--- design.v ---
module adder_32b (a , b, cin, cout, sum);
  input [31:0] a, b;
  input cin;
  output cout;
  output [31:0] sum;
  assign {cout, sum} = a + b + cin;
endmodule
module alu (a, b, ctrl, y, zero);
  input signed [31:0] a, b;
  input [2:0] ctrl;
  output [31:0] y;
  output zero;
  assign y =  (ctrl == 3'b000) ? (a & b) :
              (ctrl == 3'b001) ? (a | b) : 
              (ctrl == 3'b010) ? (a + b) :
              (ctrl == 3'b110) ? (a - b) : ((a<b) ? 32'd1: 32'd0);
  assign zero = (y == 32'd0) ? 1'b1 : 1'b0;
endmodule
module alu_controller (alu_op, func, operation);
  input [1:0] alu_op;
  input [5:0] func;
  output [2:0] operation;
  reg [2:0] operation;
  always @(alu_op, func)
  begin
    operation = 3'b000;
    if (alu_op == 2'b00)         
      operation = 3'b010;
    else if (alu_op == 2'b01)    
      operation = 3'b110;
    else if (alu_op == 2'b10)
      begin
        case (func)
          6'b100000: operation = 3'b010;   
          6'b100011: operation = 3'b110;   
          6'b100100: operation = 3'b000;   
          6'b100101: operation = 3'b001;   
          6'b101010: operation = 3'b111;   
          default:   operation = 3'b000;
        endcase
      end
      else 
          operation = 3'b111;  
  end
endmodule
module controller 
( opcode, func, zero, reg_dst, mem_to_reg,
 reg_write, alu_src, mem_read, mem_write, pc_src,
  operation, jSel, wRsel, jalSel, pcSel
                  );
    input [5:0] opcode;
    input [5:0] func;
    input zero;
    output  reg_dst, mem_to_reg, reg_write, alu_src, 
            mem_read, mem_write, pc_src ,jSel,wRsel,jalSel,pcSel ;
    reg     reg_dst, mem_to_reg, reg_write, 
            alu_src, mem_read, mem_write, jSel,
            wRsel, jalSel, pcSel, temp; 
    output [2:0] operation;
    reg [1:0] alu_op;     
    reg branch;   
    alu_controller ALU_CTRL(alu_op, func, operation);
    always @(opcode)
    begin
      {reg_dst, alu_src, mem_to_reg, reg_write, mem_read, mem_write, branch, alu_op,jSel,wRsel,jalSel,pcSel} = 13'b0;
      case (opcode)
        6'b000000 : {reg_dst, reg_write, alu_op ,jSel,wRsel} = 6'b111011;   
        6'b100011 : {alu_src, mem_to_reg, reg_write, mem_read,jSel,wRsel} = 6'b111111; 
        6'b101011 : {alu_src, mem_write,jSel} = 3'b111;                                 
        6'b000100 : {branch, alu_op,jSel} = 4'b1011; 
        6'b001001: {reg_write, alu_src,jSel,wRsel} = 4'b1111; 
        6'b000010:  ; 
        6'b000011: {reg_write,jalSel} = 2'b11 ; 
        6'b000110: {jSel,pcSel} = 2'b11 ; 
        6'b001010: {reg_write,wRsel,alu_src,alu_op,jSel} = 6'b111111; 
      endcase
    end
    assign pc_src = branch & zero;
endmodule
module mux2to1_32b (i0, i1, sel, y);
  input [31:0] i0, i1;
  input sel;
  output [31:0] y;
  assign y = (sel==1'b1) ? i1 : i0;
endmodule
module mux2to1_5b (i0, i1, sel, y);
  input [4:0] i0, i1;
  input sel;
  output [4:0] y;
  assign y = (sel==1'b1) ? i1 : i0;
endmodule
module reg_32b (d_in, sclr, ld, clk, d_out);
  input [31:0] d_in;
  input sclr, ld, clk;
  output [31:0] d_out;
  reg [31:0] d_out;
  always @(posedge clk)
  begin
    if (sclr==1'b1)
      d_out <= 32'd0;
    else if (ld)
      d_out <= d_in;
  end
endmodule
module reg_file (wr_data, rd_reg1, rd_reg2, wr_reg, reg_write, rst, clk, rd_data1, rd_data2);
  input [31:0] wr_data;
  input [4:0] rd_reg1, rd_reg2, wr_reg;
  input reg_write, rst, clk;
  output [31:0] rd_data1, rd_data2;
  reg [31:0] register_file [0:31];
  integer i;
  assign rd_data1 = (rd_reg1 == 5'b0) ? 32'd0 : register_file[rd_reg1];
  assign rd_data2 = (rd_reg2 == 5'b0) ? 32'd0 : register_file[rd_reg2];
  always @(posedge clk)
    if (rst == 1'b1)
      for (i=0; i<32 ; i=i+1 )
        register_file[i] <= 32'd0;
    else if (reg_write == 1'b1)
      if(wr_reg != 5'd0)
        register_file[wr_reg] <= wr_data;
endmodule
module shl2 (d_in, d_out);
  input [31:0] d_in;
  output [31:0] d_out;
  assign d_out = d_in << 2;
endmodule
module shl2_26bit (d_in, d_out);
  input [25:0] d_in;
  output [27:0] d_out;
  assign d_out = {d_in  , 2'b0};
endmodule
module sign_ext (d_in, d_out);
  input [15:0] d_in;
  output [31:0] d_out;
  assign d_out = {{16{d_in[15]}}, d_in};
endmodule
module datapath ( clk, rst, inst_adr, inst, data_adr,
data_out, data_in ,regDst, mem_to_reg, alu_src,
 pc_src, alu_ctrl, reg_write,zero, jalSel, wRsel, jSel, pcSel
                 );
  input  clk, rst;
  input jalSel,wRsel,jSel,pcSel;
  output [31:0] inst_adr;
  input  [31:0] inst;
  output [31:0] data_adr;
  output [31:0] data_out;
  input  [31:0] data_in;
  input  regDst, mem_to_reg, alu_src, pc_src, reg_write;
  input  [2:0] alu_ctrl;
  output zero;
  wire [31:0] pc_out;
  wire cout_pc_adder;
  wire [31:0] pc_plus4;
  wire cout_pc_adder2;
  wire [31:0] read_data1, read_data2;
  wire [31:0] sgn_ext_out;
  wire [31:0] mux2_out;
  wire [31:0] alu_out;
  wire [31:0] adder2_out;
  wire [31:0] shl2_out;
  wire [31:0] mux3_out;
  wire [31:0] mux4_out;
  wire [4:0]  mux1_out;
  wire [4:0] mux5_out;
  wire [31:0] mux6_out;
  wire [31:0] mux7_out;
  wire [31:0] mux8_out;
  wire [27:0] outShl ;
  wire [31:0] jAdr ;
  reg_32b PC(mux8_out, rst, 1'b1, clk, pc_out);
  adder_32b ADDER_PC (pc_out , 32'd4, 1'b0, cout_pc_adder, pc_plus4);
  adder_32b ADDER2_PC(pc_plus4, shl2_out, 1'b0, cout_pc_adder2, adder2_out);
  mux2to1_32b MUX_6(pc_plus4, adder2_out, pc_src, mux3_out);
  shl2 SHL2(sgn_ext_out, shl2_out);
  mux2to1_32b MUX_7(mux3_out,read_data1, pcSel , mux7_out);
  shl2_26bit SHL2_26to28(inst[25:0], outShl);
  mux2to1_32b MUX_8(jAdr,mux7_out, jSel , mux8_out);
  mux2to1_5b MUX_1(inst[20:16], inst[15:11], regDst, mux1_out);
  mux2to1_5b MUX_2(mux1_out, 5'd31 , jalSel, mux5_out);
  mux2to1_32b MUX_3(pc_plus4, mux4_out, wRsel, mux6_out);
  reg_file  RF(mux6_out, inst[25:21], inst[20:16], mux5_out, reg_write, rst, clk, read_data1, read_data2);
  sign_ext SGN_EXT(inst[15:0], sgn_ext_out);
  mux2to1_32b MUX_5(read_data2, sgn_ext_out, alu_src, mux2_out);
  alu ALU(read_data1, mux2_out, alu_ctrl, alu_out, zero);
  mux2to1_32b MUX_4(alu_out, data_in, mem_to_reg, mux4_out);
  assign inst_adr = pc_out;
  assign data_adr = alu_out;
  assign data_out = read_data2;
  assign jAdr = {pc_plus4[31:28],outShl};
endmodule
module mips_single_cycle 
(rst, clk, inst_adr, inst, data_adr, data_in,
 data_out, mem_read, mem_write);
  input rst, clk;
  output [31:0] inst_adr;
  input  [31:0] inst;
  output [31:0] data_adr;
  input  [31:0] data_in;
  output [31:0] data_out;
  output mem_read, mem_write;
  wire reg_dst, mem_to_reg, alu_src,
   pc_src, reg_write, zero,jalSel,wRsel,jSel,pcSel;
  wire [2:0] alu_ctrl;
  datapath DP(  
    clk, rst, inst_adr, inst, data_adr,
    data_out, data_in ,reg_dst, mem_to_reg, alu_src, 
    pc_src, alu_ctrl, reg_write,
    zero, jalSel, wRsel, jSel, pcSel
            );
  controller CU(  
    inst[31:26], inst[5:0], zero, reg_dst,
     mem_to_reg, reg_write, alu_src,
      mem_read, mem_write, pc_src, alu_ctrl,
       jSel, wRsel, jalSel, pcSel
                );
endmodule
--- run.sh ---
#!/bin/bash
# the make line also repeats each setting of config.mk as NAME=value (left out here)
make -C /OpenROAD-flow-scripts/flow DESIGN_CONFIG=/design/flow/config.mk WORK_HOME=/design/flow/orfs CLKGATE_MAP_FILE= finish
--- config.mk ---
export PLATFORM = sky130hd
export DESIGN_NAME = mips_single_cycle
export DESIGN_NICKNAME = mips_single_cycle
export VERILOG_FILES = /design/flow/design.v
export SDC_FILE = /design/flow/constraint.sdc
export NUM_CORES = 4
export LEC_CHECK = 0
export CAP_MARGIN = 20
export CORE_MARGIN = 2
export CORE_UTILIZATION = 66
export MAX_ROUTING_LAYER = met4
export SETUP_SLACK_MARGIN = -0.44
export SLEW_MARGIN = 20
--- constraint.sdc ---
create_clock -name core_clock -period 7.32 [get_ports {clk}]
set_input_delay 1.4640 -clock core_clock [delete_from_list [all_inputs] [get_ports {clk}]]
set_output_delay 1.4640 -clock core_clock [all_outputs]
set_load 0.01 [all_outputs]
==> job_summary.md, run 1 <==
## Implementation flow summary

| Metric | Value |
|---|---|
| Status | `stopped before the end` |
| Stopped at | `global routing` |
| Clock sinks | `1056` |
| Yosys chip area | `0.0615 mm^2` |
| Yosys stat cell total | `4811` |
| XOR Share, Synth | `0.00755` |
| Htree depth | `3` |
| Mapped Area | `0.0615 mm^2` |
| Total CTS buffers | `105` |
| Die height | `309 um` |
| Comb area leader | `multiplexers` |
| Total die size | `0.0956 mm^2` |
| Most frequent cell after synthesis | `nor2_1` |
| Fp_density | `0.669` |
| Placed standard-cell area | `0.0706 mm^2` |
| Adder-cell area share of the yosys netlist | `0.0266` |
| Max-area cell share | `0.500` |
| Bufs on Longest Clock Path | `3` |
| FP Rows | `111` |
| DP HPWL | `173000 um` |
| Mapped Cells | `4811` |
| Top FF cell, synth | `edfxtp_1` |
| EDFF count, synth | `1024` |
| Root Driver | `clkbuf_16` |
| Core Footprint | `0.0919 mm^2` |
| Routability congestion estimate | `1.06` |
| Mux frac, synth | `0.239` |
| Syn_area_per_cell | `12.8 um^2` |
| Sequential area share after synthesis | `0.511` |
| Cell Type Count | `91` |
| Chip Width | `309 um` |
| Synth async-reset ratio | `0` |
| Basic Gates by Area | `0.109` |
| Synth top area cells | `edfxtp_1, mux4_2, nor2_1` |
| Tally of yosys warning messages | `4` |
| Post-synth top area cell | `edfxtp_1` |
| Buffers on Ports | `163` |
| Top post-synthesis cells by count | `nor2_1, edfxtp_1, mux4_2` |
| Pre-CTS setup slack | `-1550 ps` |
| Aoi/oai-family share of the synthesized area | `0.0705` |
| Ports | `164` |
| Post-synth regs | `1056` |
metrics by stage:
step	std cells	utilization	hold slack, ps
after floorplan	4842	-	492
after global placement	6627	0.768	511
after detailed placement	6627	0.768	514
after CTS	6862	0.818	523
timing repair:
| item | in CTS |
|---|---|
| hold buffers | 0 |
| resized | 206 |
| gates cloned | 10 |
| setup buffers | 42 |
| endpoints found under the setup margin | 26 |
| pin swaps | 46 |
==> run 2, diff against run 1 <==
- ABC_AREA: unset -> 1
- CAP_MARGIN: 20 -> 0
- CORE_UTILIZATION: 66 -> 33
- GPL_TIMING_DRIVEN: unset -> 0
- MAX_ROUTING_LAYER: met4 -> unset
- PLACE_DENSITY: unset -> 0.44
- SETUP_SLACK_MARGIN: -0.44 -> 0.74
- clock period: 7.32 -> 18.8 ns (I/O delays scaled with it)
==> job_summary.md, run 2 <==
### Flow metrics

| Metric | Value |
|---|---|
| Most common cell on crit path | `nand2_1` |
| Critical path depth | `29` |
| R2R Setup Slk | `10710 ps` |
| Clock sinks | `1056 (unchanged)` |
| Crit path largest cell delay | `960 ps` |
| Sequential area share after synthesis | `0.482 (-0.0281)` |
| Design Power | `7.52 mW` |
| Die height | `448 um (+45%)` |
| Fp_density | `0.333 (-0.336)` |
| Top pwr grp | `registers` |
| Clk pwr share | `0.342` |
| Pre-CTS setup slack | `2810 ps (+4360 ps)` |
| # setup viols final | `0` |
| Vias in the first global route | `69000` |
| Chip Width | `448 um (+45%)` |
| Leakage Power | `29.2 nW` |
| Pint | `4.57 mW` |
| Mapped Area | `0.0651 mm^2 (+5.8%)` |
| Synth top area cells | `edfxtp_1, nor2_1, o21ai_0` |
| Tmin final | `16780 ps` |
| Bufs on Longest Clock Path | `3 (unchanged)` |
| Unrepaired setup endpoints after global routing | `no` |
| Max cap viols | `2` |
| WP data required | `15040 ps` |
| Syn-to-layout area delta | `18.4%` |
| Net Sw Power | `2.95 mW` |
| CP bufs+invs | `9` |
| Syn_area_per_cell | `7.88 um^2 (-38%)` |
| Htree depth | `4 (+1)` |
| CTS tree | `built` |
| Routability congestion estimate | `1.10 (+4.1%)` |
| Vias/cell | `6.99` |
| Max-area cell share | `0.473 (-0.0275)` |
| Aoi/oai-family share of the synthesized area | `0.177 (+0.106)` |
| Post-cts sizing count | `0 (-100%)` |
| Highest Clock Rate | `0.0596 GHz` |
| Mux frac, synth | `0 (-0.239)` |
| Basic Gates by Area | `0.236 (+0.127)` |
| Hold Path Stages | `2` |
| Post-synth regs | `1056 (unchanged)` |
| Top FF cell, synth | `edfxtp_1` |
| P_seq | `2.74 mW` |
| Final nets | `8852` |
| Final period util | `0.893` |
| Synth async-reset ratio | `0 (unchanged)` |
| Yosys chip area | `0.0651 mm^2 (+5.8%)` |
| CP endpoint | `data_adr[23]` |
| Core Util, Final | `0.394` |
| Initial antenna violation count | `132` |
| Worst slew margin | `-0.0342` |
| Setup TNS Final | `0 ps` |
| Violated checks | `max-capacitance violations, max-slew violations` |
| Root Driver | `clkbuf_16` |
| Max Fanout on Critical Path | `10` |
| Post-route DRC violation count | `0` |
| R2r endpoint | `DP.RF.register_file[30][21]` |
| Final Hold Viols | `0` |
| Tally of yosys warning messages | `4 (unchanged)` |
| Total die size | `0.201 mm^2 (+110%)` |
| Total CTS buffers | `132 (+26%)` |
| First DRT Iteration DRCs | `17200` |
| Sequential power share | `0.364` |
| Status | `complete, but fails checks` |
| FP Rows | `162 (+46%)` |
| # Post-CTS Setup Buffers | `0 (-100%)` |
| Clk power | `2.57 mW` |
| Post-Route WL | `556000 um` |
| Largest net degree at the start of global routing | `33` |
| Final hold slack | `608 ps` |
| Worst Hold Class | `register to register` |
| Critical path startpoint category | `input pin` |
| Top post-synthesis cells by count | `nor2_1, o21ai_0, nand2_1` |
| Most frequent cell after synthesis | `nor2_1` |
| Total gr overflow | `0` |
| ANT nets after route | `0` |
| Mapped Cells | `8259 (+72%)` |
| Pre-antenna DRT Iters | `11` |
| Core Footprint | `0.195 mm^2 (+110%)` |
| Net Sw Frac | `0.392` |
| Crit end category | `primary output` |
| Gr usage total | `0.535` |
| Adder-cell area share of the yosys netlist | `0.0252 (-0.00147)` |
| Clk slew on worst S/H paths | `50 ps` |
| VDD IR max | `107 uV` |
| Via count | `81000` |
| DP HPWL | `401000 um (+130%)` |
| Critical path class | `input pin to primary output` |
| Stage-log warning count | `91` |
| EDFF count, synth | `1024 (unchanged)` |
| Ports | `164 (unchanged)` |
| Reg2Reg Depth | `22` |
| Post-CTS Hold Fix Bufs | `0 (unchanged)` |
| Post-synth top area cell | `edfxtp_1` |
| Worst path top cell family by delay | `buffers and inverters` |
| Slew Limit Fails | `13` |
| Critical-path top delay cell | `clkbuf_1` |
| Cell Type Count | `49 (-46%)` |
| Pwr Density | `97.6 mW/mm^2` |
| Design area | `0.0770 mm^2` |
| Finished Layout Cells | `11600` |
| Setup ws final | `2020 ps` |
| Cell count after placement | `11100 (+68%)` |
| Yosys stat cell total | `8259 (+72%)` |
| Logic pwr share | `0.294` |
| Routed length per instance | `47.9 um` |
| Buffers on Ports | `157 (-3.7%)` |
| CP arrival | `13020 ps` |
| Placed standard-cell area | `0.0724 mm^2 (+2.5%)` |
| Clock Skew | `44.2 ps` |
| First-pass GRT wire length | `693000 um` |
| XOR Share, Synth | `0.00821 (+0.000661)` |
| Worst setup path startpoint | `inst[16]` |
| Comb area leader | `simple AND/OR/NAND/NOR gates` |
| Reg2reg start | `DP.RF.register_file[29][13]` |
| Clk latency late pin | `860 ps` |
| Combinational power | `2.21 mW` |
| Worst-Margin Slew | `1540 ps` |
==> run 2: layer usage <==
| metal | vias up | GRT usage | wire, um |
|---|---|---|---|
| met5 | - | 0.0741 | 2150 |
| met4 | 69 | 0.457 | 60700 |
| met3 | 3094 | 0.315 | 91400 |
| met2 | 9436 | 0.720 | 215000 |
| met1 | 38900 | 0.588 | 186000 |
| li1 | 29500 | - | - |
==> run 2: final cells by class <==
cell class,instances,area (um^2)
antenna,225,563
sequential,1056,31400
fill,20400,118000
clock buffer,155,3410
tap,2624,3280
clock inverter,71,618
timing repair buffer,233,3250
multi-input combinational,6022,29400
inverter,525,1970
buffer,687,3070
==> run 3, diff against run 2 <==
- ABC_AREA: 1 -> unset
- CAP_MARGIN: 0 -> 20
- CORE_UTILIZATION: 33 -> 61
- GPL_TIMING_DRIVEN: 0 -> unset
- MAX_ROUTING_LAYER: unset -> met4
- PLACE_DENSITY: 0.44 -> unset
- SETUP_SLACK_MARGIN: 0.74 -> 1.15
- clock period: 18.8 -> 7.65 ns (I/O delays scaled with it)
==> job_summary.md, run 3 <==
### Flow metrics

| Metric | Value |
|---|---|
| Reg2Reg Depth | `26 (+18%)` |
| Basic Gates by Area | `0.109 (-0.127)` |
| Critical-path top delay cell | `mux4_2` |
| Syn_area_per_cell | `12.8 um^2 (+62%)` |
| Pint | `12.0 mW (+160%)` |
| EDFF count, synth | `1024 (unchanged)` |
| Bufs on Longest Clock Path | `3 (unchanged)` |
| Most frequent cell after synthesis | `nor2_1` |
| Top pwr grp | `registers` |
| Routed length per instance | `37.1 um (-22%)` |
| Finished Layout Cells | `7062 (-39%)` |
| # setup viols final | `38 (+38)` |
| Violated checks | `negative setup slack` |
| Total CTS buffers | `106 (-20%)` |
| Gr usage total | `0.508 (-0.0262)` |
| DP HPWL | `166000 um (-59%)` |
| Max Fanout on Critical Path | `8 (-2)` |
| Synth async-reset ratio | `0 (unchanged)` |
| Post-synth top area cell | `edfxtp_1` |
| Chip Width | `321 um (-28%)` |
| Mapped Cells | `4811 (-42%)` |
| Cell Type Count | `91 (+86%)` |
| Clk pwr share | `0.306 (-0.036)` |
| Worst path top cell family by delay | `multiplexers` |
| CTS tree | `built` |
| Stage-log warning count | `95 (+4.4%)` |
| Fill cells | `5724 (-72%)` |
| Fp_density | `0.615 (+0.282)` |
| Top FF cell, synth | `edfxtp_1` |
| First-pass GRT wire length | `357000 um (-48%)` |
| Post-route DRC violation count | `0 (unchanged)` |
| Yosys chip area | `0.0615 mm^2 (-5.5%)` |
| Mux frac, synth | `0.239 (+0.239)` |
| Crit end category | `primary output` |
| Sequential area share after synthesis | `0.511 (+0.0281)` |
| Status | `complete, but fails checks` |
| P_seq | `6.70 mW (+140%)` |
| Tmin final | `8070 ps` |
| Clk slew on worst S/H paths | `70 ps (+20 ps)` |
| CP arrival | `6540 ps (-6480 ps)` |
| FP Rows | `116 (-28%)` |
| Initial antenna violation count | `6 (-95%)` |
| Final Hold Viols | `0 (unchanged)` |
| Pre-antenna DRT Iters | `18 (+7)` |
| Vias in the first global route | `51300 (-26%)` |
| Routability congestion estimate | `1.04 (-5.6%)` |
| Critical path startpoint category | `input pin` |
| Clock Skew | `38.6 ps (-5.59 ps)` |
| Tally of yosys warning messages | `4 (unchanged)` |
| VDD IR max | `223 uV (+110%)` |
| Comb area leader | `multiplexers` |
| Net Sw Frac | `0.314 (-0.0782)` |
| Final nets | `5865 (-34%)` |
| Total die size | `0.103 mm^2 (-49%)` |
| Core Util, Final | `0.785 (+0.391)` |
| Worst Hold Class | `register to register` |
| R2r endpoint | `DP.PC.d_out[19]` |
| Logic pwr share | `0.312 (+0.018)` |
| Max-area cell share | `0.500 (+0.0275)` |
| Synth top area cells | `edfxtp_1, mux4_2, nor2_1` |
| Critical path depth | `22 (-24%)` |
| Aoi/oai-family share of the synthesized area | `0.0705 (-0.106)` |
| XOR Share, Synth | `0.00755 (-0.000661)` |
| WP data required | `6120 ps (-8920 ps)` |
| R2R Setup Slk | `830 ps (-9880 ps)` |
| Top post-synthesis cells by count | `nor2_1, edfxtp_1, mux4_2` |
| CP bufs+invs | `8 (-1)` |
| Unrepaired setup endpoints after global routing | `yes` |
| Clock sinks | `1056 (unchanged)` |
| Crit path largest cell delay | `590 ps (-370 ps)` |
| Gate Area | `0.0303 mm^2 (+3.1%)` |
| Mapped Area | `0.0615 mm^2 (-5.5%)` |
| Ports | `164 (unchanged)` |
| Clk power | `5.36 mW (+110%)` |
| Die height | `321 um (-28%)` |
| ANT nets after route | `0 (unchanged)` |
| Buffers on Ports | `163 (+3.8%)` |
| Post-Route WL | `262000 um (-53%)` |
| Reg2reg start | `DP.RF.register_file[11][9]` |
| Max cap viols | `0 (-2)` |
| First DRT Iteration DRCs | `9207 (-46%)` |
| Via count | `52300 (-36%)` |
| Combinational power | `5.46 mW (+150%)` |
| Cell count after placement | `6657 (-40%)` |
| Hold Path Stages | `2 (unchanged)` |
| Worst setup path startpoint | `inst[16]` |
| Sequential power share | `0.382 (+0.018)` |
| Critical path class | `input pin to primary output` |
| Vias/cell | `7.40 (+5.9%)` |
| Final period util | `1.06 (+0.163)` |
| Worst slew margin | `0.182 (+0.216)` |
| Setup ws final | `-425 ps (-2440 ps)` |
| Storage element area | `0.0314 mm^2 (unchanged)` |
| Syn-to-layout area delta | `27.7%` |
| Adder-cell area share of the yosys netlist | `0.0266 (+0.00147)` |
| Yosys stat cell total | `4811 (-42%)` |
| Largest net degree at the start of global routing | `48 (+45%)` |
| Design Power | `17.5 mW (+130%)` |
| Post-synth regs | `1056 (unchanged)` |
| Core Footprint | `0.100 mm^2 (-49%)` |
| Pwr Density | `223 mW/mm^2 (+130%)` |
| Root Driver | `clkbuf_16` |
| Worst-path cell chain | `buf_16 > buf_12 > buf_16 > buf_8 > mux4_2 > mux4_2 > mux2i_1 > nor2_1 > mux2i_1 > ha_1 > buf_4 > or4_4 > or3_4 > a21oi_2 > buf_6 > o21ai_4 > a21oi_4 > buf_6 > a31oi_4 > mux2i_2 > o211ai_1 > buf_2` |
| Htree depth | `3 (-1)` |
| Leakage Power | `29.0 nW (-0.69%)` |
| Highest Clock Rate | `0.124 GHz` |
| Net Sw Power | `5.51 mW (+87%)` |
| CP endpoint | `data_adr[30]` |
| Clk latency late pin | `720 ps (-140 ps)` |
| Worst-Margin Slew | `1220 ps (-312 ps)` |
| Slew Limit Fails | `0 (-13)` |
| Total gr overflow | `0 (unchanged)` |
==> run 3: per-stage QoR <==
stage	setup slack (ps)	instance area [um^2]	hold slack (ps)	TNS [ps]
2_1_floorplan	82.9	62500	492	0
3_3_place_gp	-952	70700	577	-35050
3_5_place_dp	-945	70700	590	-43470
4_1_cts	-444	76600	602	-2860
5_1_grt	-507	78500	630	-10110
6_report	-425	78500	616	-6050
==> run 3: layer usage <==
metal  vias to the layer above  GRT usage  part of all wire
li1                      20100          -                 -
met1                     25000      0.595              0.30
met2                      5499      0.745              0.44
met3                      1645      0.165              0.17
met4                         0      0.362             0.097
met5                         -          -                 0
==> run 3: final cells by class <==
cell class                 count  area share
sequential                  1056       0.400
multi-input combinational   3212       0.387
timing repair buffer        1177       0.143
clock buffer                 123      0.0351
tap                         1298      0.0207
clock inverter                70     0.00877
inverter                     117     0.00566
antenna                        9    0.000287
==> run 3: what timing repair did <==
action / CTS / global route
gates cloned: 11 / 8
hold endpoints to repair: 0 / 0
pin swaps: 104 / 113
hold buffers: 0 / 0
resized: 370 / 322
setup endpoints to repair: 711 / 686
setup buffers: 130 / 54
==> run 4, diff against run 3 <==
- CORE_UTILIZATION: 61 -> 48
- MAX_ROUTING_LAYER: met4 -> unset
- SETUP_SLACK_MARGIN: 1.15 -> unset
- clock period: 7.65 -> 6.64 ns (I/O delays scaled with it)
==> job_summary.md, run 4 <==
### Flow metrics

| Metric | Value |
|---|---|
| Syn_area_per_cell | `12.8 um^2 (unchanged)` |
| Critical path startpoint category | `input pin` |
| Storage element area | `0.0314 mm^2 (unchanged)` |
| Pre-CTS setup slack | `-1650 ps (-701 ps)` |
| Worst path top cell family by delay | `buffers and inverters` |
| Most common cell on crit path | `buf_6` |
| Cell count after placement | `7056 (+6.0%)` |
| Bufs on Longest Clock Path | `3 (unchanged)` |
| Core Footprint | `0.127 mm^2 (+27%)` |
| Finished Layout Cells | `7430 (+5.2%)` |
| Critical path depth | `26 (+18%)` |
| Tmin final | `7740 ps` |
| Post-synth regs | `1056 (unchanged)` |
| First-pass GRT wire length | `354000 um (-0.81%)` |
| Top post-synthesis cells by count | `nor2_1, edfxtp_1, mux4_2` |
| Crit path largest cell delay | `560 ps (-30 ps)` |
| Post-route DRC violation count | `0 (unchanged)` |
| DP HPWL | `168000 um (+1.2%)` |
| Via count | `48800 (-6.5%)` |
| Pint | `14.0 mW (+17%)` |
| Total gr overflow | `0 (unchanged)` |
| Clk latency late pin | `750 ps (+30 ps)` |
| Mux frac, synth | `0.239 (unchanged)` |
| Fill cells | `9860 (+72%)` |
| Yosys chip area | `0.0615 mm^2 (unchanged)` |
| CP arrival | `6420 ps (-120 ps)` |
| Critical path class | `input pin to primary output` |
| Combinational power | `6.13 mW (+12%)` |
| Final nets | `5871 (+0.10%)` |
| Final Hold Viols | `0 (unchanged)` |
| Slew Limit Fails | `0 (unchanged)` |
| Clk pwr share | `0.315 (+0.009)` |
| Htree depth | `3 (unchanged)` |
| ANT nets after route | `0 (unchanged)` |
| Sequential area share after synthesis | `0.511 (unchanged)` |
| Cell Type Count | `91 (unchanged)` |
| Max Fanout on Critical Path | `7 (-1)` |
| Yosys stat cell total | `4811 (unchanged)` |
| Vias in the first global route | `49000 (-4.6%)` |
| Initial antenna violation count | `7 (+1)` |
| VDD IR max | `250 uV (+12%)` |
| Hold Path Stages | `2 (unchanged)` |
| Pre-antenna DRT Iters | `6 (-12)` |
| Mapped Cells | `4811 (unchanged)` |
| Fp_density | `0.483 (-0.132)` |
| Post-CTS Hold Fix Bufs | `0 (unchanged)` |
| Worst setup path startpoint | `inst[16]` |
| Max-area cell share | `0.500 (unchanged)` |
| Worst slew margin | `0.249 (+0.0674)` |
| Clock Skew | `60.6 ps (+22.0 ps)` |
| # setup viols final | `128 (+240%)` |
| Synth top area cells | `edfxtp_1, mux4_2, nor2_1` |
| Leakage Power | `29.2 nW (+0.54%)` |
| Worst Hold Class | `register to register` |
| Total die size | `0.131 mm^2 (+27%)` |
| Clk slew on worst S/H paths | `70 ps (about the same)` |
| Adder-cell area share of the yosys netlist | `0.0266 (unchanged)` |
| Most frequent cell after synthesis | `nor2_1` |
| Ports | `164 (unchanged)` |
| Stage-log warning count | `93 (-2.1%)` |
| Routed length per instance | `33.9 um (-8.7%)` |
| R2R Setup Slk | `150 ps (-680 ps)` |
| Synth async-reset ratio | `0 (unchanged)` |
| Worst-Margin Slew | `1130 ps (-96.9 ps)` |
| Clock sinks | `1056 (unchanged)` |
| Top FF cell, synth | `edfxtp_1` |
| Top pwr grp | `registers` |
| Vias/cell | `6.57 (-11%)` |
| Violated checks | `negative setup slack` |
| Post-Route WL | `252000 um (-3.9%)` |
| Sequential power share | `0.382 (about the same)` |
| Gate Area | `0.0300 mm^2 (-1.3%)` |
| Post-synth top area cell | `edfxtp_1` |
| Tally of yosys warning messages | `4 (unchanged)` |
| First DRT Iteration DRCs | `6765 (-27%)` |
| Logic pwr share | `0.304 (-0.008)` |
| Net Sw Frac | `0.304 (-0.0102)` |
| Syn-to-layout area delta | `28.5%` |
| Largest net degree at the start of global routing | `64 (+33%)` |
| Clk power | `6.35 mW (+18%)` |
| Total CTS buffers | `113 (+6.6%)` |
| CP endpoint | `data_adr[23]` |
| Final period util | `1.17 (+0.111)` |
| Pwr Density | `255 mW/mm^2 (+14%)` |
| Basic Gates by Area | `0.109 (unchanged)` |
| Crit end category | `primary output` |
| Setup TNS Final | `-38890 ps (-32840 ps)` |
| Reg2reg start | `DP.RF.register_file[15][8]` |
| Net Sw Power | `6.13 mW (+11%)` |
| P_seq | `7.70 mW (+15%)` |
| Reg2Reg Depth | `28 (+7.7%)` |
| WP data required | `5310 ps (-810 ps)` |
| Aoi/oai-family share of the synthesized area | `0.0705 (unchanged)` |
| Die height | `362 um (+13%)` |
| Chip Width | `362 um (+13%)` |
| R2r endpoint | `DP.PC.d_out[11]` |
| Buffers on Ports | `163 (unchanged)` |
| CP bufs+invs | `13 (+5)` |
| Status | `complete, but fails checks` |
| Root Driver | `clkbuf_16` |
| Critical-path top delay cell | `mux4_2` |
| Gr usage total | `0.383 (-0.125)` |
| XOR Share, Synth | `0.00755 (unchanged)` |
| FP Rows | `131 (+13%)` |
| Unrepaired setup endpoints after global routing | `yes` |
| Routability congestion estimate | `0.981 (-5.9%)` |
| Highest Clock Rate | `0.129 GHz` |
| Max cap viols | `0 (unchanged)` |
| Mapped Area | `0.0615 mm^2 (unchanged)` |
| Setup ws final | `-1100 ps (-679 ps)` |
| CTS tree | `built` |
| EDFF count, synth | `1024 (unchanged)` |
| Comb area leader | `multiplexers` |
run 4: layout make-up:
| type | instances | area share |
|---|---|---|
| flip-flops and latches | 1056 | 0.397 |
| multi-input cells | 3212 | 0.379 |
| repair buffers | 1176 | 0.146 |
| clock buffers | 137 | 0.0369 |
| well taps | 1662 | 0.0263 |
| clock inverters | 69 | 0.00923 |
| inverters | 117 | 0.00559 |
| diodes | 1 | 0.0000317 |
run 4: per-stage QoR:
step / cell area [um^2] / hold slack, ps / utilization / total power [mW]
2_1_floorplan: 62400 / 492 / - / 10.2
3_3_place_gp: 71800 / 532 / 0.564 / 13.0
3_5_place_dp: 71800 / 547 / 0.564 / 13.0
4_1_cts: 78300 / 557 / 0.615 / 19.9
5_1_grt: 79000 / 613 / 0.620 / 20.7
6_report: 79000 / 553 / 0.620 / 20.2
run 4: repair_timing:
| action | in CTS | in global routing |
|---|---|---|
| pin swaps | 117 | 88 |
| gates cloned | 9 | 4 |
| resized | 457 | 123 |
| setup endpoints to repair | 215 | 311 |
| setup buffers | 145 | 34 |
run 4: routing by layer:
| layer | share of wire | GRT usage |
|---|---|---|
| met5 | 0.00010 | 0 |
| met4 | 0.065 | 0.222 |
| met3 | 0.12 | 0.0785 |
| met2 | 0.46 | 0.603 |
| met1 | 0.36 | 0.496 |
==> run 5, diff against run 4 <==
- ABC_AREA: unset -> 1
- CORE_UTILIZATION: 48 -> 70
- clock period: 6.64 -> 6.14 ns (I/O delays scaled with it)
==> job_summary.md, run 5 <==
## Implementation flow summary

| Metric | Value |
|---|---|
| Yosys chip area | `0.0651 mm^2 (+5.8%)` |
| Bufs on Longest Clock Path | `3 (unchanged)` |
| Total CTS buffers | `106 (-6.2%)` |
| Sequential area share after synthesis | `0.482 (-0.0281)` |
| Mapped Cells | `8259 (+72%)` |
| Basic Gates by Area | `0.236 (+0.127)` |
| XOR Share, Synth | `0.00821 (+0.000661)` |
| Status | `stopped before the end` |
| Placed standard-cell area | `0.0741 mm^2 (+3.2%)` |
| Comb area leader | `simple AND/OR/NAND/NOR gates` |
| Gr usage total | `0.810` |
| Cell Type Count | `49 (-46%)` |
| Total die size | `0.0954 mm^2 (-27%)` |
| Clock sinks | `1056 (unchanged)` |
| Fp_density | `0.708 (+0.225)` |
| Syn_area_per_cell | `7.88 um^2 (-38%)` |
| Adder-cell area share of the yosys netlist | `0.0252 (-0.00147)` |
| Top post-synthesis cells by count | `nor2_1, o21ai_0, nand2_1` |
| Mux frac, synth | `0 (-0.239)` |
| Buffers on Ports | `163 (unchanged)` |
| Mapped Area | `0.0651 mm^2 (+5.8%)` |
| FP Rows | `111 (-15%)` |
| Top FF cell, synth | `edfxtp_1` |
| Total gr overflow | `89` |
| Routability congestion estimate | `1.12 (+14%)` |
| Max-area cell share | `0.473 (-0.0275)` |
| Post-synth top area cell | `edfxtp_1` |
| Yosys stat cell total | `8259 (+72%)` |
| Cell count after placement | `9866 (+40%)` |
| Stopped at | `global routing` |
| Synth async-reset ratio | `0 (unchanged)` |
| Htree depth | `3 (unchanged)` |
| Most frequent cell after synthesis | `nor2_1` |
| Post-synth regs | `1056 (unchanged)` |
| Chip Width | `309 um (-15%)` |
| Root Driver | `clkbuf_16` |
| Ports | `164 (unchanged)` |
| Tally of yosys warning messages | `4 (unchanged)` |
| Aoi/oai-family share of the synthesized area | `0.177 (+0.106)` |
| DP HPWL | `188000 um (+12%)` |
| EDFF count, synth | `1024 (unchanged)` |
| Core Footprint | `0.0919 mm^2 (-28%)` |
| Die height | `309 um (-15%)` |
| Stop err | `[ERROR GRT-0232] Routing congestion too high. Check the congestion heatmap in the GUI.` |
| Synth top area cells | `edfxtp_1, nor2_1, o21ai_0` |
run 5: per-layer routing:
| metal | overflow | track usage |
|---|---|---|
| met5 | 0 | 0.442 |
| met2 | 35 | 0.945 |
| met3 | 3 | 0.696 |
| met4 | 47 | 0.811 |
| met1 | 4 | 0.802 |
run 5: stage by stage:
stage	setup TNS [ps]	worst slack, ps	power (mW)
4_1_cts	-83.2	-38.0	21.1
3_5_place_dp	-32870	-582	14.3
3_3_place_gp	-24410	-569	14.1
2_1_floorplan	0	5.78	11.2
run 5: what timing repair did:
| item | CTS |
|---|---|
| setup endpoints to repair | 31 |
| setup buffers | 48 |
| gates resized | 366 |
| hold buffers | 0 |
| pin swaps | 69 |
| cloned | 22 |
==> run 6, diff against run 5 <==
- ABC_AREA: 1 -> unset
- CORE_UTILIZATION: 70 -> 40
- SETUP_SLACK_MARGIN: unset -> 0.24
- clock period: 6.14 -> 10.8 ns (I/O delays scaled with it)
==> job_summary.md, run 6 <==
### Flow metrics

| Metric | Value |
|---|---|
| Critical path class | `input pin to primary output` |
| Setup TNS Final | `0 ps` |
| Yosys stat cell total | `4811 (-42%)` |
| Clock sinks | `1056 (unchanged)` |
| Crit end category | `primary output` |
| Synth top area cells | `edfxtp_1, mux4_2, nor2_1` |
| Highest Clock Rate | `0.0949 GHz` |
| Clk pwr share | `0.348` |
| Status | `finished clean` |
| Met3 global-route usage | `0.0730` |
| Post-synth regs | `1056 (unchanged)` |
| Synth async-reset ratio | `0 (unchanged)` |
| CTS tree | `built` |
| Largest net degree at the start of global routing | `68` |
| Mapped Area | `0.0615 mm^2 (-5.5%)` |
| Yosys chip area | `0.0615 mm^2 (-5.5%)` |
| Pint | `7.80 mW` |
| Most frequent cell after synthesis | `nor2_1` |
| Die height | `396 um (+28%)` |
| Post-cts sizing count | `1 (-99.7%)` |
| Max Fanout on Critical Path | `17` |
| First DRT Iteration DRCs | `6720` |
| CP bufs+invs | `4` |
| # Post-CTS Setup Buffers | `0 (-100%)` |
| Cell Type Count | `91 (+86%)` |
| Worst slew margin | `0.247` |
| Initial antenna violation count | `6` |
| Basic Gates by Area | `0.109 (-0.127)` |
| Net Sw Power | `3.35 mW` |
| Buffers on Ports | `163 (unchanged)` |
| Critical path depth | `19` |
| ANT nets after route | `0` |
| FP Rows | `143 (+29%)` |
| Max-area cell share | `0.500 (+0.0275)` |
| Final nets | `5118` |
| Reg2reg start | `DP.RF.register_file[15][0]` |
| Htree depth | `3 (unchanged)` |
| Bufs on Longest Clock Path | `3 (unchanged)` |
| Via count | `45700` |
| Aoi/oai-family share of the synthesized area | `0.0705 (-0.106)` |
| Hold Path Stages | `2` |
| Total die size | `0.157 mm^2 (+64%)` |
| # setup viols final | `0` |
| Comb area leader | `multiplexers` |
| DP HPWL | `150000 um (-20%)` |
| Clk latency late pin | `750 ps` |
| Met1 GRT Util | `0.384` |
| VDD IR max | `143 uV` |
| Final Hold Viols | `0` |
| Vias in the first global route | `45500` |
| Post-Route WL | `236000 um` |
| Core Footprint | `0.152 mm^2 (+66%)` |
| Pwr Density | `159 mW/mm^2` |
| Worst-Margin Slew | `1130 ps` |
| Combinational power | `2.54 mW` |
| GRT Max-Usage Layer | `met2` |
| XOR Share, Synth | `0.00755 (-0.000661)` |
| M2 GR Usage | `0.478` |
| First-pass GRT wire length | `333000 um` |
| Clk slew on worst S/H paths | `80 ps` |
| Crit path largest cell delay | `790 ps` |
| Root Driver | `clkbuf_16` |
| Worst Hold Class | `register to register` |
| R2R Setup Slk | `3680 ps` |
| Post-CTS Hold Fix Bufs | `0 (unchanged)` |
| Critical-path top delay cell | `or3_2` |
| Post-route DRC violation count | `0` |
| P_seq | `4.73 mW` |
| Critical path startpoint category | `input pin` |
| Syn_area_per_cell | `12.8 um^2 (+62%)` |
| Clock Skew | `34.8 ps` |
| Logic pwr share | `0.228` |
| Sequential area share after synthesis | `0.511 (+0.0281)` |
| Mapped Cells | `4811 (-42%)` |
| Final period util | `0.975` |
| Vias/cell | `6.49` |
| Ports | `164 (unchanged)` |
| Syn-to-layout area delta | `14.1%` |
| Reg2Reg Depth | `22` |
| Stage-log warning count | `91` |
| Storage element area | `0.0314 mm^2` |
| Total CTS buffers | `114 (+7.5%)` |
| WP data required | `8640 ps` |
| Worst path top cell family by delay | `AND-OR/OR-AND gates` |
| Top pwr grp | `registers` |
| CP endpoint | `data_adr[31]` |
| Fill cells | `13500` |
| Most common cell on crit path | `a221oi_2` |
| R2r endpoint | `DP.PC.d_out[31]` |
| Top FF cell, synth | `edfxtp_1` |
| Net Sw Frac | `0.300` |
| Tmin final | `10530 ps` |
| Fp_density | `0.404 (-0.304)` |
| Sequential power share | `0.424` |
| EDFF count, synth | `1024 (unchanged)` |
| Post-synth top area cell | `edfxtp_1` |
| Adder-cell area share of the yosys netlist | `0.0266 (+0.00147)` |
| Worst-path cell chain | `buf_4 > or3_2 > buf_12 > o22ai_1 > a221oi_2 > o21ai_0 > nand2b_1 > ha_1 > o21ba_1 > or4_1 > a21boi_1 > a221oi_2 > o211a_1 > o41a_1 > o31a_1 > a221o_1 > a21oi_1 > inv_1 > clkdlybuf4s50_1` |
| Tally of yosys warning messages | `4 (unchanged)` |
| Worst setup path startpoint | `inst[23]` |
| Total gr overflow | `0` |
| Max cap viols | `0` |
| Pre-antenna DRT Iters | `8` |
| Routability congestion estimate | `0.994 (-11%)` |
| Clk power | `3.88 mW` |
| Top post-synthesis cells by count | `nor2_1, edfxtp_1, mux4_2` |
| Gate Area | `0.0283 mm^2` |
| Core Util, Final | `0.461` |
| Unrepaired setup endpoints after global routing | `yes` |
| Routed length per instance | `33.5 um` |
| Chip Width | `396 um (+28%)` |
| Slew Limit Fails | `0` |
| Gr usage total | `0.297` |
| CP arrival | `8370 ps` |
| Mux frac, synth | `0.239 (+0.239)` |
| Leakage Power | `24.5 nW` |
## run 6: final cells by class
class | instances | share of cell area
Clock buffer | 136 | 0.0427
Multi-Input combinational cell | 3212 | 0.404
Inverter | 117 | 0.00626
Clock inverter | 72 | 0.00859
Sequential cell | 1056 | 0.447
Timing Repair Buffer | 422 | 0.0551
Antenna cell | 1 | 0.0000357
Tap cell | 2030 | 0.0362
## run 6: stage by stage
| step | power, mW | hold slack [ps] | setup slack, ps | instance area (um^2) | std cells |
|---|---|---|---|---|---|
| final | 11.1 | 519 | 267 | 70200 | 7046 |
| after global routing | 11.4 | 529 | 189 | 70200 | 7045 |
| after CTS | 11.1 | 526 | 280 | 70100 | 7044 |
| after detailed placement | 7.29 | 515 | 120 | 66500 | 6836 |
| after global placement | 7.27 | 504 | 25.7 | 66500 | 6836 |
| after floorplan | 6.24 | 492 | 817 | 61600 | 4842 |
## run 6: layer usage
layer  part of all wire  wire length [um]  up-vias
li1                   -                 -    18500
met1               0.36             85700    23400
met2               0.47            111000     3219
met3               0.12             28500      631
met4              0.046             10900       10
met5            0.00027                63        -
==> run 7, diff against run 6 <==
- CORE_UTILIZATION: 40 -> 66
- CTS_CLUSTER_SIZE: unset -> 34
- HOLD_SLACK_MARGIN: unset -> 0.3
- MAX_ROUTING_LAYER: unset -> met4
- SETUP_SLACK_MARGIN: 0.24 -> -0.43
- clock period: 10.8 -> 5.99 ns (I/O delays scaled with it)
==> job_summary.md, run 7 <==
## Implementation flow summary

| Metric | Value |
|---|---|
| DP HPWL | `168000 um (+12%)` |
| Die height | `309 um (-22%)` |
| Yosys stat cell total | `4811 (unchanged)` |
| Adder-cell area share of the yosys netlist | `0.0266 (unchanged)` |
| Post-synth top area cell | `edfxtp_1` |
| Routability congestion estimate | `1.03 (+4.0%)` |
| Root Driver | `clkbuf_16` |
| Clock sinks | `1056 (unchanged)` |
| XOR Share, Synth | `0.00755 (unchanged)` |
| Top FF cell, synth | `edfxtp_1` |
| Synth top area cells | `edfxtp_1, mux4_2, nor2_1` |
| Post-CTS Hold Fix Bufs | `0 (unchanged)` |
| Buffers on Ports | `163 (unchanged)` |
| EDFF count, synth | `1024 (unchanged)` |
| Htree depth | `3 (unchanged)` |
| Post-synth regs | `1056 (unchanged)` |
| Bufs on Longest Clock Path | `3 (unchanged)` |
| Core Footprint | `0.0919 mm^2 (-40%)` |
| FP Rows | `111 (-22%)` |
| Placed standard-cell area | `0.0714 mm^2 (+7.3%)` |
| Total die size | `0.0956 mm^2 (-39%)` |
| Mux frac, synth | `0.239 (unchanged)` |
| Sequential area share after synthesis | `0.511 (unchanged)` |
| Status | `stopped before the end` |
| Mapped Area | `0.0615 mm^2 (unchanged)` |
| Cell Type Count | `91 (unchanged)` |
| Fp_density | `0.669 (+0.265)` |
| Aoi/oai-family share of the synthesized area | `0.0705 (unchanged)` |
| Yosys chip area | `0.0615 mm^2 (unchanged)` |
| Mapped Cells | `4811 (unchanged)` |
| Stopped at | `global routing` |
| Ports | `164 (unchanged)` |
| Total CTS buffers | `103 (-9.6%)` |
| Tally of yosys warning messages | `4 (unchanged)` |
| Synth async-reset ratio | `0 (unchanged)` |
| Basic Gates by Area | `0.109 (unchanged)` |
| Syn_area_per_cell | `12.8 um^2 (unchanged)` |
| Max-area cell share | `0.500 (unchanged)` |
| Comb area leader | `multiplexers` |
| Top post-synthesis cells by count | `nor2_1, edfxtp_1, mux4_2` |
| Chip Width | `309 um (-22%)` |
| Most frequent cell after synthesis | `nor2_1` |
[run 7: repair_timing]
item                       in CTS
setup endpoints to repair     505
buffers inserted              107
resized                       482
pin swaps                     112
gates cloned                   10
[run 7: per-stage QoR]
step / setup WS (ps) / utilization / power (mW) / instances / hold slack (ps)
2_1_floorplan: -912 / - / 11.3 / 4842 / 492
3_3_place_gp: -2190 / 0.776 / 14.2 / 6673 / 554
3_5_place_dp: -2250 / 0.776 / 14.3 / 6673 / 560
4_1_cts: -1570 / 0.840 / 21.6 / 6963 / 569
==> run 8, diff against run 7 <==
- CTS_CLUSTER_SIZE: 34 -> unset
- HOLD_SLACK_MARGIN: 0.3 -> unset
- SETUP_SLACK_MARGIN: -0.43 -> 1.38
- clock period: 5.99 -> 7.61 ns (I/O delays scaled with it)
==> job_summary.md, run 8 <==
## Implementation flow summary

| Metric | Value |
|---|---|
| Mux frac, synth | `0.239 (unchanged)` |
| Max-area cell share | `0.500 (unchanged)` |
| Die height | `309 um (unchanged)` |
| Cell Type Count | `91 (unchanged)` |
| Basic Gates by Area | `0.109 (unchanged)` |
| EDFF count, synth | `1024 (unchanged)` |
| Mapped Cells | `4811 (unchanged)` |
| FP Rows | `111 (unchanged)` |
| Comb area leader | `multiplexers` |
| Synth top area cells | `edfxtp_1, mux4_2, nor2_1` |
| Core Footprint | `0.0919 mm^2 (unchanged)` |
| Sequential area share after synthesis | `0.511 (unchanged)` |
| Ports | `164 (unchanged)` |
| Fp_density | `0.669 (unchanged)` |
| Tally of yosys warning messages | `4 (unchanged)` |
| XOR Share, Synth | `0.00755 (unchanged)` |
| Aoi/oai-family share of the synthesized area | `0.0705 (unchanged)` |
| DP HPWL | `172000 um (+1.9%)` |
| Stop err | `[ERROR GRT-0232] Routing congestion too high. Check the congestion heatmap in the GUI.` |
| Htree depth | `3 (unchanged)` |
| Root Driver | `clkbuf_16` |
| Total die size | `0.0956 mm^2 (unchanged)` |
| Stopped at | `global routing` |
| Yosys stat cell total | `4811 (unchanged)` |
| Buffers on Ports | `163 (unchanged)` |
| Post-synth regs | `1056 (unchanged)` |
| Adder-cell area share of the yosys netlist | `0.0266 (unchanged)` |
| Total CTS buffers | `103 (unchanged)` |
| Post-synth top area cell | `edfxtp_1` |
| Top post-synthesis cells by count | `nor2_1, edfxtp_1, mux4_2` |
| Top FF cell, synth | `edfxtp_1` |
| Synth async-reset ratio | `0 (unchanged)` |
| Post-CTS Hold Fix Bufs | `0 (unchanged)` |
| Yosys chip area | `0.0615 mm^2 (unchanged)` |
| Bufs on Longest Clock Path | `3 (unchanged)` |
| Clock sinks | `1056 (unchanged)` |
| Status | `stopped before the end` |
| Chip Width | `309 um (unchanged)` |
| Syn_area_per_cell | `12.8 um^2 (unchanged)` |
| Gr usage total | `0.846` |
| Most frequent cell after synthesis | `nor2_1` |
| Total gr overflow | `308` |
| Routability congestion estimate | `1.06 (+2.5%)` |
| Mapped Area | `0.0615 mm^2 (unchanged)` |
==> run 8: per-layer routing <==
| metal | GRT overflow | global-route usage |
|---|---|---|
| met2 | 120 | 0.945 |
| met5 | - | - |
| met3 | 50 | 0.746 |
| met4 | 106 | 0.827 |
| met1 | 32 | 0.831 |
==> run 8: timing repair <==
action	CTS
buffers inserted	71
cloned	12
pin swaps	89
gates resized	389
setup endpoints to repair	894
==> run 8: through the flow <==
stage / setup WS, ps / setup TNS, ps / std cells / area [um^2] / util
after CTS: -370 / -2890 / 6851 / 75900 / 0.826
after detailed placement: -1260 / -72150 / 6578 / 70500 / 0.766
after global placement: -1140 / -48210 / 6577 / 70400 / 0.766
after floorplan: 58.9 / 0 / 4842 / 62500 / -
==> run 9, diff against run 8 <==
- CORE_UTILIZATION: 66 -> 71
- CTS_CLUSTER_DIAMETER: unset -> 50
- CTS_CLUSTER_SIZE: unset -> 38
- HOLD_SLACK_MARGIN: unset -> 0.29
- PLACE_DENSITY_LB_ADDON: unset -> 0.04
- SETUP_SLACK_MARGIN: 1.38 -> 2.05
- clock period: 7.61 -> 8.79 ns (I/O delays scaled with it)
==> job_summary.md, run 9 <==
## Implementation flow summary

| Metric | Value |
|---|---|
| Core Footprint | `0.0855 mm^2 (-7.0%)` |
| Mux frac, synth | `0.239 (unchanged)` |
| Buffers on Ports | `163 (unchanged)` |
| Status | `stopped before the end` |
| Top FF cell, synth | `edfxtp_1` |
| Sequential area share after synthesis | `0.511 (unchanged)` |
| Total gr overflow | `571` |
| Pre-CTS setup slack | `-627 ps (+638 ps)` |
| Mapped Cells | `4811 (unchanged)` |
| Total CTS buffers | `98 (-4.9%)` |
| Stop err | `[ERROR GRT-0116] Global routing finished with congestion. Check the congestion regions in the DRC Viewer.` |
| Cell Type Count | `91 (unchanged)` |
| Synth async-reset ratio | `0 (unchanged)` |
| Post-synth regs | `1056 (unchanged)` |
| DP HPWL | `176000 um (+2.5%)` |
| Bufs on Longest Clock Path | `3 (unchanged)` |
| Most frequent cell after synthesis | `nor2_1` |
| Basic Gates by Area | `0.109 (unchanged)` |
| Die height | `298 um (-3.5%)` |
| FP Rows | `107 (-3.6%)` |
| Post-synth top area cell | `edfxtp_1` |
| XOR Share, Synth | `0.00755 (unchanged)` |
| Mapped Area | `0.0615 mm^2 (unchanged)` |
| Clock sinks | `1056 (unchanged)` |
| Htree depth | `3 (unchanged)` |
| Syn_area_per_cell | `12.8 um^2 (unchanged)` |
| Cell count after placement | `6310 (-4.1%)` |
| Max-area cell share | `0.500 (unchanged)` |
| EDFF count, synth | `1024 (unchanged)` |
| Chip Width | `298 um (-3.5%)` |
| Ports | `164 (unchanged)` |
| Top post-synthesis cells by count | `nor2_1, edfxtp_1, mux4_2` |
| Routability congestion estimate | `1.13 (+6.7%)` |
| Gr usage total | `0.897` |
| Synth top area cells | `edfxtp_1, mux4_2, nor2_1` |
| Placed standard-cell area | `0.0688 mm^2 (-2.3%)` |
| Stopped at | `global routing` |
| Root Driver | `clkbuf_16` |
| Total die size | `0.0890 mm^2 (-7.0%)` |
| Tally of yosys warning messages | `4 (unchanged)` |
| Adder-cell area share of the yosys netlist | `0.0266 (unchanged)` |
| Comb area leader | `multiplexers` |
| Aoi/oai-family share of the synthesized area | `0.0705 (unchanged)` |
| Yosys chip area | `0.0615 mm^2 (unchanged)` |
| Fp_density | `0.719 (+0.0500)` |
| Yosys stat cell total | `4811 (unchanged)` |
run 9: what timing repair did:
item                       CTS
pin swaps                   90
setup buffers              162
hold buffers                 0
cloned                      12
resized                    348
setup endpoints to repair  835
run 9: stage by stage:
stage,setup TNS [ps],utilization
after CTS,0,0.879
after detailed placement,-4680,0.805
after global placement,-3080,0.805
after floorplan,0,-
run 9: layer usage:
layer | GRT overflow | GRT usage
met1 | 65 | 0.894
met2 | 232 | 0.976
met3 | 86 | 0.815
met4 | 188 | 0.869
met5 | - | -
==> run 10, diff against run 9 <==
- ABC_AREA: unset -> 1
- CELL_PAD_IN_SITES_DETAIL_PLACEMENT: unset -> 2
- CELL_PAD_IN_SITES_GLOBAL_PLACEMENT: unset -> 1
- CORE_ASPECT_RATIO: unset -> 0.73
- CORE_UTILIZATION: 71 -> 36
- CTS_CLUSTER_DIAMETER: 50 -> 172
- CTS_CLUSTER_SIZE: 38 -> unset
- GPL_ROUTABILITY_DRIVEN: unset -> 0
- HOLD_SLACK_MARGIN: 0.29 -> 0.09
- MAX_ROUTING_LAYER: met4 -> met5
- PLACE_DENSITY_LB_ADDON: 0.04 -> 0.23
- SETUP_SLACK_MARGIN: 2.05 -> unset
- SLEW_MARGIN: 20 -> 10
- clock period: 8.79 -> 6.59 ns (I/O delays scaled with it)
==> job_summary.md, run 10 <==
## Implementation flow summary

| Metric | Value |
|---|---|
| Synth async-reset ratio | `0 (unchanged)` |
| Htree depth | `3 (unchanged)` |
| Total CTS buffers | `109 (+11%)` |
| Mapped Cells | `8259 (+72%)` |
| Stop err | `[ERROR GRT-0232] Routing congestion too high. Check the congestion heatmap in the GUI.` |
| Max-area cell share | `0.473 (-0.0275)` |
| DP HPWL | `290000 um (+65%)` |
| Fp_density | `0.362 (-0.357)` |
| Aoi/oai-family share of the synthesized area | `0.177 (+0.106)` |
| Post-CTS Hold Fix Bufs | `0 (unchanged)` |
| Adder-cell area share of the yosys netlist | `0.0252 (-0.00147)` |
| Clock sinks | `1056 (unchanged)` |
| Post-synth top area cell | `edfxtp_1` |
| Bufs on Longest Clock Path | `3 (unchanged)` |
| Yosys chip area | `0.0651 mm^2 (+5.8%)` |
| Syn_area_per_cell | `7.88 um^2 (-38%)` |
| EDFF count, synth | `1024 (unchanged)` |
| Cell Type Count | `49 (-46%)` |
| Yosys stat cell total | `8259 (+72%)` |
| Top post-synthesis cells by count | `nor2_1, o21ai_0, nand2_1` |
| FP Rows | `133 (+24%)` |
| Pre-CTS setup slack | `-1210 ps (-585 ps)` |
| Cell count after placement | `11200 (+78%)` |
| Buffers on Ports | `163 (unchanged)` |
| XOR Share, Synth | `0.00821 (+0.000661)` |
| Synth top area cells | `edfxtp_1, nor2_1, o21ai_0` |
| Sequential area share after synthesis | `0.482 (-0.0281)` |
| Chip Width | `502 um (+68%)` |
| Stopped at | `global routing` |
| Gr usage total | `0.765` |
| Tally of yosys warning messages | `4 (unchanged)` |
| Mapped Area | `0.0651 mm^2 (+5.8%)` |
| Total gr overflow | `206` |
| Core Footprint | `0.180 mm^2 (+110%)` |
| Ports | `164 (unchanged)` |
| Root Driver | `clkbuf_16` |
| Die height | `367 um (+23%)` |
| Top FF cell, synth | `edfxtp_1` |
| Most frequent cell after synthesis | `nor2_1` |
| Total die size | `0.184 mm^2 (+110%)` |
| Mux frac, synth | `0 (-0.239)` |
| Comb area leader | `simple AND/OR/NAND/NOR gates` |
| Status | `stopped before the end` |
| Basic Gates by Area | `0.236 (+0.127)` |
| Placed standard-cell area | `0.0772 mm^2 (+12%)` |
| Post-synth regs | `1056 (unchanged)` |
[run 10: repair_timing]
item / CTS
gates cloned: 21
pin swaps: 128
endpoints found under the hold margin: 0
setup buffers: 50
setup endpoints to repair: 63
gates resized: 675
[run 10: layer usage]
| layer | GRT usage | overflow |
|---|---|---|
| met3 | 0.688 | 12 |
| met5 | 0.514 | 2 |
| met2 | 0.858 | 92 |
| met4 | 0.725 | 92 |
| met1 | 0.772 | 8 |
==> run 11, diff against run 10 <==
- ABC_AREA: 1 -> 0
- CELL_PAD_IN_SITES_DETAIL_PLACEMENT: 2 -> unset
- CORE_UTILIZATION: 36 -> 61
- GPL_ROUTABILITY_DRIVEN: 0 -> 1
- HOLD_SLACK_MARGIN: 0.09 -> 0.07
- MAX_ROUTING_LAYER: met5 -> met4
- PLACE_DENSITY_LB_ADDON: 0.23 -> 0.02
- TNS_END_PERCENT: unset -> 5
- clock period: 6.59 -> 5.99 ns (I/O delays scaled with it)
==> job_summary.md, run 11 <==
### Flow metrics

| Metric | Value |
|---|---|
| Status | `complete, but fails checks` |
| Violated checks | `negative setup slack` |
| Final Hold Viols | `0` |
| Worst setup path startpoint | `inst[16]` |
| VDD IR max | `433 uV` |
| Leakage Power | `29.1 nW` |
| Final hold slack | `529 ps` |
| Worst Hold Class | `register to register` |
| Initial antenna violation count | `4` |
| ANT nets after route | `0` |
| CTS tree | `built` |
| Post-Route WL | `258000 um` |
| Worst-Margin Slew | `1270 ps` |
| Adder-cell area share of the yosys netlist | `0.0266 (+0.00147)` |
| Most frequent cell after synthesis | `nor2_1` |
| Stage-log warning count | `95` |
| Clk pwr share | `0.297` |
| Unrepaired setup endpoints after global routing | `yes` |
| EDFF count, synth | `1024 (unchanged)` |
| Tally of yosys warning messages | `4 (unchanged)` |
| First DRT Iteration DRCs | `9708` |
| Sequential area share after synthesis | `0.511 (+0.0281)` |
| Met3 global-route usage | `0.196` |
| FP Rows | `99 (-26%)` |
| Bufs on Longest Clock Path | `3 (unchanged)` |
| Routed length per instance | `36.5 um` |
| Mux frac, synth | `0.239 (+0.239)` |
| Post-synth regs | `1056 (unchanged)` |
| XOR Share, Synth | `0.00755 (-0.000661)` |
| Vias in the first global route | `51600` |
| Core Footprint | `0.100 mm^2 (-44%)` |
| Net Sw Frac | `0.314` |
| CP endpoint | `data_adr[31]` |
| Aoi/oai-family share of the synthesized area | `0.0705 (-0.106)` |
| Most common cell on crit path | `buf_4` |
| Syn-to-layout area delta | `27.5%` |
| Syn_area_per_cell | `12.8 um^2 (+62%)` |
| CP bufs+invs | `9` |
| Vias/cell | `7.33` |
| WP data required | `4790 ps` |
| Critical path depth | `24` |
| Combinational power | `6.86 mW` |
| GRT Max-Usage Layer | `met2` |
| Slew Limit Fails | `0` |
| Ports | `164 (unchanged)` |
| Clock Skew | `44.8 ps` |
| Total gr overflow | `0` |
| Design area | `0.0784 mm^2` |
| Htree depth | `3 (unchanged)` |
| Mapped Area | `0.0615 mm^2 (-5.5%)` |
| Via count | `51900` |
| Max-area cell share | `0.500 (+0.0275)` |
| Critical path startpoint category | `input pin` |
| Tmin final | `7450 ps` |
| Basic Gates by Area | `0.109 (-0.127)` |
| Synth top area cells | `edfxtp_1, mux4_2, nor2_1` |
| Reg2Reg Depth | `27` |
| Critical path class | `input pin to primary output` |
| Top pwr grp | `registers` |
| Logic pwr share | `0.313` |
| Worst path top cell family by delay | `AND-OR/OR-AND gates` |
| Root Driver | `clkbuf_16` |
| Routability congestion estimate | `1.06` |
| Finished Layout Cells | `7086` |
| Total die size | `0.103 mm^2 (-44%)` |
| Post-synth top area cell | `edfxtp_1` |
| Yosys stat cell total | `4811 (-42%)` |
| Sequential power share | `0.390` |
| Mapped Cells | `4811 (-42%)` |
| Critical-path top delay cell | `mux4_2` |
| Hold Path Stages | `2` |
| Clk power | `6.51 mW` |
| Design Power | `21.9 mW` |
| Post-route DRC violation count | `0` |
| Fill cells | `5724` |
| Clk slew on worst S/H paths | `90 ps` |
| Comb area leader | `multiplexers` |
| Cell Type Count | `91 (+86%)` |
| Crit end category | `primary output` |
| P_seq | `8.56 mW` |
| R2R Setup Slk | `-800 ps` |
| Fp_density | `0.615 (+0.253)` |
| DP HPWL | `165000 um (-43%)` |
| Pint | `15.1 mW` |
| Post-CTS Hold Fix Bufs | `0 (unchanged)` |
| Setup ws final | `-1460 ps` |
| Cell count after placement | `6699 (-40%)` |
| First-pass GRT wire length | `359000 um` |
| Chip Width | `376 um (-25%)` |
| Highest Clock Rate | `0.134 GHz` |
| Largest net degree at the start of global routing | `65` |
| Placed standard-cell area | `0.0713 mm^2 (-7.7%)` |
| Final period util | `1.24` |
| M2 GR Usage | `0.706` |
| Net Sw Power | `6.88 mW` |
| Buffers on Ports | `163 (unchanged)` |
| Top FF cell, synth | `edfxtp_1` |
| Reg2reg start | `DP.RF.register_file[7][8]` |
| Worst-path cell chain | `buf_16 > buf_12 > buf_12 > buf_4 > mux4_2 > mux4_2 > mux2i_2 > buf_4 > nor2_4 > mux2i_1 > buf_4 > ha_4 > buf_6 > nor3b_2 > o31a_1 > o22ai_4 > or2_4 > o211a_4 > o41a_1 > o31a_1 > a221o_1 > a21oi_2 > inv_2 > buf_6` |
| Synth async-reset ratio | `0 (unchanged)` |
| Worst slew margin | `0.145` |
| CP arrival | `6250 ps` |
| R2r endpoint | `DP.PC.d_out[30]` |
| Final nets | `5877` |
| Max Fanout on Critical Path | `7` |
| Clk latency late pin | `730 ps` |
| Pwr Density | `280 mW/mm^2` |
| Gr usage total | `0.509` |
| Clock sinks | `1056 (unchanged)` |
| Met1 GRT Util | `0.651` |
| Crit path largest cell delay | `600 ps` |
| Total CTS buffers | `100 (-8.3%)` |
| Pre-antenna DRT Iters | `6` |
| Yosys chip area | `0.0615 mm^2 (-5.5%)` |
| # setup viols final | `657` |
| Max cap viols | `0` |
| Die height | `275 um (-25%)` |
| Top post-synthesis cells by count | `nor2_1, edfxtp_1, mux4_2` |
## run 11: cell type report
type                            instances  area, um^2  share of cell area
Antenna cell                            4        10.0            0.000128
Clock buffer                          117        2590              0.0330
Clock inverter                         72         654             0.00835
Inverter                              117         439             0.00560
Multi-Input combinational cell       3212       29800               0.380
Sequential cell                      1056       31400               0.400
Tap cell                             1313        1640              0.0210
Timing Repair Buffer                 1195       11900               0.151
## run 11: per-stage QoR
step / TNS (ps) / worst slack [ps] / utilization
global route: -333660 / -1480 / 0.784
global placement: -1023590 / -2280 / 0.713
detailed placement: -1029170 / -2140 / 0.713
floorplan: -121060 / -912 / -
finish: -282690 / -1460 / 0.784
CTS: -151730 / -1420 / 0.774
## run 11: repair_timing
action	CTS	global route
cloned	15	1
pin swaps	86	53
setup buffers	140	45
hold endpoints to repair	0	0
resized	426	165
endpoints found under the setup margin	779	722
## run 11: layer usage
metal  share of wire  up-vias
met2            0.42     5397
li1                -    20100
met1            0.33    25000
met3            0.18     1424
met5               0        -
met4           0.074        0
No activity file was given, so power comes from the tool's default toggle rates.
